// upsample_csc
module upsample_csc (
    input  logic        clk,
    input  logic        resetn,
    input  logic        start,
    output logic        done,
    input  logic [15:0] sram_read_data,
    output logic [15:0] sram_write_data,
    output logic [17:0] sram_address,
    output logic        sram_we_n
);
logic [31:0] mult_1_in1, mult_1_in2;
logic [31:0] mult_2_in1, mult_2_in2;
logic [31:0] mult_3_in1, mult_3_in2;
logic [63:0] mult_1_res, mult_2_res, mult_3_res;
assign mult_1_res = mult_1_in1 * mult_1_in2;
assign mult_2_res = mult_2_in1 * mult_2_in2;
assign mult_3_res = mult_3_in1 * mult_3_in2;
M1 M1_unit (
    .CLOCK_50_I(clk),
    .resetn(resetn),
    .M1_start(start),
    .M1_done(done),
    .M1_SRAM_read_data(sram_read_data),
    .M1_SRAM_write_data(sram_write_data),
    .M1_SRAM_address(sram_address),
    .M1_SRAM_we_n(sram_we_n),
    .M1_mult_1_in1(mult_1_in1),
    .M1_mult_1_in2(mult_1_in2),
    .M1_mult_2_in1(mult_2_in1),
    .M1_mult_2_in2(mult_2_in2),
    .M1_mult_3_in1(mult_3_in1),
    .M1_mult_3_in2(mult_3_in2),
    .M1_mult_res_1(mult_1_res),
  ...
Size: ~55 I/O pins, roughly 0.047 mm^2 of cells after synthesis.
Settings: LEC_CHECK=0, CAP_MARGIN=0, CORE_MARGIN=7, CORE_UTILIZATION=40, CTS_CLUSTER_DIAMETER=68, PLACE_DENSITY_LB_ADDON=0.24, SETUP_SLACK_MARGIN=-0.57, SLEW_MARGIN=20, TNS_END_PERCENT=25; clock period 8.83 ns.
run.sh (not shown) runs the stock make flow with config.mk's settings and CLKGATE_MAP_FILE=.
The starting point finished with negative setup slack left.
Change:
- CAP_MARGIN: 0 -> 20
- CORE_MARGIN: 7 -> 2
- CORE_UTILIZATION: 40 -> 44
- CTS_CLUSTER_DIAMETER: 68 -> unset
- PLACE_DENSITY: unset -> 0.6
- PLACE_DENSITY_LB_ADDON: 0.24 -> unset
- SETUP_SLACK_MARGIN: -0.57 -> unset
- TNS_END_PERCENT: 25 -> unset
- clock period: 8.83 -> 10.7 ns (I/O delays scaled with it)
After rerunning:
- Now the flow passed the timing, DRC and antenna checks
- clock skew is lower by 19 ps
- setup slack gets better by 1600 ps
- core utilization came out higher by 1.6 points
- critical path depth goes up by 4
- count of clock-buffer cells in the layout shrinks by 6
- first-iteration DRC count climbs by 6.5%
Change:
- CORE_UTILIZATION: 44 -> 40
- clock period: 10.7 -> 11.0 ns (I/O delays scaled with it)
The changed run completed with no timing, DRC or antenna violations.
Die area is higher by 9.9%.
Cell count is higher by 0.89%.
Area after synthesis stays the same.
Worst setup slack is better by 100 ps.
Count of clock-buffer cells in the layout is lower by 6.
Maximum frequency is lower by 1.9%.
Worst hold slack is about the same.
Utilization is lower by 5.2 points.
Sequential share of layout area is higher by 0.20 points.


Starting RTL as in the previous note.
Settings: LEC_CHECK=0, ABC_AREA=1, CAP_MARGIN=5, CELL_PAD_IN_SITES_DETAIL_PLACEMENT=1, CELL_PAD_IN_SITES_GLOBAL_PLACEMENT=2, CORE_MARGIN=7, CORE_UTILIZATION=18, CTS_CLUSTER_DIAMETER=55, GPL_ROUTABILITY_DRIVEN=0, MAX_ROUTING_LAYER=met4, MIN_ROUTING_LAYER=met2, PLACE_DENSITY=0.64, SETUP_SLACK_MARGIN=2.06, SLEW_MARGIN=40; clock period 13.2 ns.
Edit:
Settings changed: CELL_PAD_IN_SITES_DETAIL_PLACEMENT 1 to 0, CORE_UTILIZATION 18 to 34, CTS_CLUSTER_DIAMETER 55 to 305, HOLD_SLACK_MARGIN set to -0.05, MIN_ROUTING_LAYER met2 to met1, PLACE_DENSITY 0.64 to not set, PLACE_DENSITY_LB_ADDON set to 0.15, SETUP_SLACK_MARGIN 2.06 to 1.5, SLEW_MARGIN 40 to 30, TNS_END_PERCENT set to 90.
Clock period 13.2 ns to 7.82 ns, I/O delays scaled along.
After rerunning: Now the flow reached the layout checks and failed them: negative setup slack; synthesized cell count does not change; fmax increases by roughly a tenth; core utilization goes up by 25 points; cell count came out lower by a little under a tenth.
Edit:
Settings changed: CELL_PAD_IN_SITES_GLOBAL_PLACEMENT 2 to 0, CORE_UTILIZATION 34 to 46, CTS_CLUSTER_DIAMETER 305 to 55, GPL_ROUTABILITY_DRIVEN 0 to not set, HOLD_SLACK_MARGIN -0.05 to not set, MAX_ROUTING_LAYER met4 to not set, PLACE_DENSITY set to 0.64, PLACE_DENSITY_LB_ADDON 0.15 to not set, SETUP_SLACK_MARGIN 1.5 to 2.06, SLEW_MARGIN 30 to 0, TNS_END_PERCENT 90 to not set.
Clock period 7.82 ns to 13.2 ns, I/O delays scaled along.
After rerunning: With this change the flow completed with no timing, DRC or antenna violations. Hold slack improved by 0.013 ns. First-iteration DRC count rose by 49%. Worst setup slack improved by 4.3 ns. Via count fell by about 7%.
Edit:
Settings changed: CORE_UTILIZATION 46 to 57, PLACE_DENSITY 0.64 to not set, PLACE_DENSITY_LB_ADDON set to 0.2.
Clock period 13.2 ns to 9.06 ns, I/O delays scaled along.
Result: This time the run completed, yet does not pass: negative setup slack. Flip-flop count is unchanged. Cell area went up by 13%. Maximum frequency increases by about 11%.
